==> job 8655: inputs <==
==> flow/design.v <==
`timescale 1ns / 1ps
module BlockA(
	input a,
	input b,
	input c_in,
	output s,
	output g,
	output p
	);
assign s = a ^ b ^ c_in;
assign g = a & b;
assign p = a | b;
endmodule
module BlockB(
	input c_in,
	input G_ij,
	input G_jk,
	input P_ij,
	input P_jk,
	output c_pass,
	output c_out,
	output G_out,
	output P_out
	);
assign G_out = G_jk | (P_jk & G_ij);
assign P_out = P_jk & P_ij;
assign c_pass = c_in;
assign c_out = G_ij | (P_ij & c_in);
endmodule
`timescale 1ns / 1ps
module EightBitAdder(
    input [7:0] a,
    input [7:0] b,
	 input carry_in,
    output [7:0] s,
    output carry_out
    );
		wire c [0:14];
		wire g [0:14];
		wire p [0:14];
		assign c[14] = carry_in;
		assign carry_out = g[14]|(p[14]&carry_in);
		generate
		genvar i;
			for(i = 0; i<8; i = i+1)
			begin: Block_Generator
				BlockA A(
					.a(a[i]),
					.b(b[i]),
					.s(s[i]),
					.g(g[i]),
					.p(p[i]),
					.c_in(c[i])
					);
				if	(i < 7)
					BlockB B(
						.c_in(c[i+8]),
						.c_pass(c[2*i]),
						.c_out(c[2*i+1]),
						.G_ij(g[2*i]),
						.G_jk(g[2*i+1]),
						.G_out(g[i+8]),
						.P_ij(p[2*i]),
						.P_jk(p[2*i+1]),
						.P_out(p[i+8])
						);
			end
		endgenerate
endmodule
`timescale 1ns / 1ps
module AddSubCLA129Bits(
		input [128:0] a,
		input [128:0] b,
		input add_sub,
		output [128:0] s,
		output carry_out
		);
		wire c [0:254];
		wire g [0:254];
		wire p [0:254];
		wire b_add_sub [128:0];
		wire [1:0] g_con, p_con;
		wire c_con;
		assign carry_out = (g_con[1]|(p_con[1]&add_sub))^add_sub;
		generate
		genvar i;
			for(i = 0; i<129; i = i+1)
			begin: Block_Generator
				if (i < 128)
					BlockA A(
						.a(a[i]),
						.b(b_add_sub[i]),
						.s(s[i]),
						.g(g[i]),
						.p(p[i]),
						.c_in(c[i])
						);
				if	(i < 127)
					BlockB B(
						.c_in(c[i+128]),
						.c_pass(c[2*i]),
						.c_out(c[2*i+1]),
						.G_ij(g[2*i]),
						.G_jk(g[2*i+1]),
						.G_out(g[i+128]),
						.P_ij(p[2*i]),
						.P_jk(p[2*i+1]),
						.P_out(p[i+128])
						);
				assign b_add_sub[i] = b[i]^add_sub;
			end
		endgenerate
		BlockA LastBit_A(
			.a(a[128]),
			.b(b_add_sub[128]),
			.s(s[128]),
			.g(g_con[0]),
			.p(p_con[0]),
			.c_in(c_con)
			);
		BlockB B_08(
			.c_in(add_sub),
			.c_pass(c[254]),
			.c_out(c_con),
			.G_ij(g[254]),
			.G_jk(g_con[0]),
			.G_out(g_con[1]),
			.P_ij(p[254]),
			.P_jk(p_con[0]),
			.P_out(p_con[1])
			);
endmodule
`timescale 1ns / 1ps
module SequentialNonrestoringDivider128Bit(
    input [127:0] dividend_q,
    input [127:0] divisor_m,
    input clk,
	 input reset_n,
    output [127:0] quotient,
	 output [127:0] remainder,
	 output done
    );
	parameter [2:0] 	START = 3'b000,
							SHIFT = 3'b001,
							ACCUM = 3'b010,
							FIX_REMAINDER = 3'b011,
							DONE = 3'b100;
	reg [2:0] state;
	reg [7:0] count;
	reg [127:0] q_shift;
	reg [129:0] a_shift;
	reg add_sub_control;
	wire [129:0] add_sub_out;
	wire [7:0] count_plusone;
	EightBitAdder count_inc (
		.a(count),
		.b(8'b0),
		.carry_in(1'b1),
		.s(count_plusone),
		.carry_out()
		);
	wire add_sub_carry;
	AddSubCLA129Bits add_sub (
		.a(a_shift[128:0]), 
		.b({1'b0, divisor_m}), 
		.add_sub(add_sub_control), 
		.s(add_sub_out[128:0]), 
		.carry_out(add_sub_carry)
		);
	assign add_sub_out[129] = a_shift[129] ^ add_sub_carry;
	always @(posedge clk or negedge reset_n)
	begin
		if (!reset_n) 
			state <= START;
		else
		begin
			case (state)
				START: 			begin
									q_shift <= dividend_q;
									a_shift <= 130'h0;
									add_sub_control <= 1;
									count <= 8'h00;
									state <= SHIFT;
									end
				SHIFT: 			begin
									count <= count + 1;
									{a_shift, q_shift} <= {a_shift[128:0], q_shift, 1'b0};
									state <= ACCUM;
									end
				ACCUM:			begin
									a_shift <= add_sub_out[129:0];
									if (add_sub_out[129])
										begin
										add_sub_control <= 0;
										q_shift[0] <= 0;
										end
									else
										begin
										add_sub_control <= 1;
										q_shift[0] <= 1;
										end
									state <= (count == 8'b10000000)? FIX_REMAINDER : SHIFT;
									end
				FIX_REMAINDER:	begin
									if (a_shift[129])
										begin
										add_sub_control <= 0;
										a_shift <= add_sub_out[129:0];
										state <= FIX_REMAINDER;
										end
									else
										begin
										state <= DONE;
										end
									end
				DONE:				begin
									state <= DONE;
									end
			endcase
		end
	end
	assign done = state[2];
	assign quotient = q_shift;
	assign remainder = a_shift[127:0];
endmodule
==> flow/run.sh <==
#!/bin/bash
# the make line also repeats each setting of config.mk as NAME=value (left out here)
make -C /OpenROAD-flow-scripts/flow DESIGN_CONFIG=/design/flow/config.mk WORK_HOME=/design/flow/orfs CLKGATE_MAP_FILE= finish
==> flow/config.mk <==
export PLATFORM = sky130hd
export DESIGN_NAME = SequentialNonrestoringDivider128Bit
export DESIGN_NICKNAME = SequentialNonrestoringDivider128Bit
export VERILOG_FILES = /design/flow/design.v
export SDC_FILE = /design/flow/constraint.sdc
export NUM_CORES = 4
export LEC_CHECK = 0
export CAP_MARGIN = 20
export CORE_MARGIN = 2
export CORE_UTILIZATION = 66
export MAX_ROUTING_LAYER = met4
export SLEW_MARGIN = 20
==> flow/constraint.sdc <==
create_clock -name core_clock -period 4.46 [get_ports {clk}]
set_input_delay 0.8920 -clock core_clock [delete_from_list [all_inputs] [get_ports {clk}]]
set_output_delay 0.8920 -clock core_clock [all_outputs]
set_load 0.01 [all_outputs]
==> inputs of job 1534, as changes to job 8655 <==
Settings changed: ABC_AREA set to 1, CORE_UTILIZATION 66 to 70, CTS_CLUSTER_DIAMETER set to 206, CTS_CLUSTER_SIZE set to 71, MAX_ROUTING_LAYER met4 to not set.
==> flow/constraint.sdc (replaced) <==
create_clock -name core_clock -period 2.84 [get_ports {clk}]
set_input_delay 0.5680 -clock core_clock [delete_from_list [all_inputs] [get_ports {clk}]]
set_output_delay 0.5680 -clock core_clock [all_outputs]
set_load 0.01 [all_outputs]
==> run notes <==
The stage where the run came to a stop is clock tree synthesis (4_1_cts). The final weighted congestion in routability-driven placement was 1.065; the number of cells in the yosys synthesis report was 2346. By area the synthesized netlist is led by edfxtp_1 37%, ha_1 15%, nand2_1 9.3%, inv_1 6.8%, xnor2_1 6.2%. The synthesized chip area reported by yosys was 21570 µm². For reference, XOR and XNOR gates occupy 7.957% of the area reported after synthesis. For reference, the top cells by count after synthesis are 535 x nand2_1, 393 x inv_1, 267 x edfxtp_1.

The flow did not finish. The first error in the log reads "[ERROR DPL-0038] Utilization greater than 100%, impossible to legalize". Per Yosys stat, the portion of area used by sequential elements is 37.51%.
That was job 1534.
==> run notes <==
Number of cells in the yosys synthesis report: 2250. The final weighted congestion in routability-driven placement is 0.9552, and the portion of synthesized cell area occupied by the leading cell type is 37.54%. The tools report the failing step as global routing (5_1_grt). The clock tree root buffer cell is clkbuf_16. With the share of flip-flops with an asynchronous set or reset after synthesis at 1.111%, the sink count of the clock tree is 270. With the adder-cell share of the synthesized area at 21.20%, the sequential element share of the synthesized area is 37.89%. The synthesis report lists the most area-consuming cells as edfxtp_1 38%, ha_1 15%, nand2_1 7.7%, xor2_1 6.2%, inv_1 6.0%.

Post-synthesis share of cell area spent on xor and xnor gates: 8.161%. After synthesis, the most frequently instantiated cells are 440 x nand2_1, 339 x inv_1, 267 x edfxtp_1. The flow did not finish.

The run gives 21360 µm² as the synthesized chip area reported by yosys.
That was job 8655.

==> 08-26 <==
Starts from the design.v that is shown in full above.
clock: 4.28 ns
lec_check: 0
abc_area: 1
cap_margin: 20
core_aspect_ratio: 0.5
core_margin: 2
core_utilization: 71
cts_cluster_diameter: 374
cts_cluster_size: 99
place_density: 0.42
setup_slack_margin: 1.21
slew_margin: 20
tns_end_percent: 15
run.sh (not shown) runs the stock make flow with config.mk's settings and CLKGATE_MAP_FILE=.
==> 04-04: changes against 08-26 <==
Settings changed: ABC_AREA 1 to unset, CORE_ASPECT_RATIO 0.5 to unset, CORE_UTILIZATION 71 to 70, CTS_CLUSTER_DIAMETER 374 to unset, CTS_CLUSTER_SIZE 99 to 33, MAX_ROUTING_LAYER set to met4, PLACE_DENSITY 0.42 to unset, SETUP_SLACK_MARGIN 1.21 to unset, TNS_END_PERCENT 15 to unset.
==> flow/constraint.sdc (replaced) <==
create_clock -name core_clock -period 4.46 [get_ports {clk}]
set_input_delay 0.8920 -clock core_clock [delete_from_list [all_inputs] [get_ports {clk}]]
set_output_delay 0.8920 -clock core_clock [all_outputs]
set_load 0.01 [all_outputs]
==> impl_metrics.tcl <==
# yosys + openroad results
set metrics [dict create \
    mux_area_frac 0.00187 \
    gp_congestion 0.940 \
    initial_core_util 0.715 \
    ys_types 59 \
    yosysTopAreaCellShare 0.375 \
    synth_cells 2250 \
    dp_slack_ps -925 \
    synth.area.top_cells "edfxtp_1 38%, ha_1 15%, nand2_1 7.7%" \
    fp.coreArea_um2 29900 \
    netlist_area_um2 21400 \
    dpl.hpwl_mm 52.3 \
    die_w_um 179 \
    place_inst 3149 \
    ys_seq_frac 0.379 \
    core.rowCount 63 \
    top_cells_by_count "440 x nand2_1, 339 x inv_1, 267 x edfxtp_1" \
    lastStage "4_1_cts" \
    status "aborted with a tool error" \
    compound_area_frac 0.0900 \
    place_area_um2 27400 \
    stop_error "[ERROR DPL-0038] Utilization greater than 100%, impossible to legalize" \
    synth_area_per_cell_um2 9.49 \
]
Source of the figures above: 04-04

==> impl_metrics.tcl <==
# yosys + openroad results
set metrics [dict create \
    lastStage "5_1_grt" \
    die_w_um 251 \
    dp_slack_ps -209 \
    compound_area_frac 0.0731 \
    ys_seq_frac 0.375 \
    mux_area_frac 0 \
    async_reset_ff_frac 0.0111 \
    dpl.hpwl_mm 45.4 \
    ys_types 45 \
    synth_cells 2346 \
    place_inst 3097 \
    synth_area_per_cell_um2 9.20 \
    fp.coreArea_um2 30100 \
    status "aborted with a tool error" \
    initial_core_util 0.716 \
    core.rowCount 45 \
    cts_resized 55 \
    gp_congestion 0.926 \
    yosysTopAreaCellShare 0.372 \
    ys_chip_area_um2 21600 \
    top_cells_by_count "535 x nand2_1, 393 x inv_1, 267 x edfxtp_1" \
    synth.area.top_cells "edfxtp_1 37%, ha_1 15%, nand2_1 9.3%" \
]
Source of the figures above: 08-26

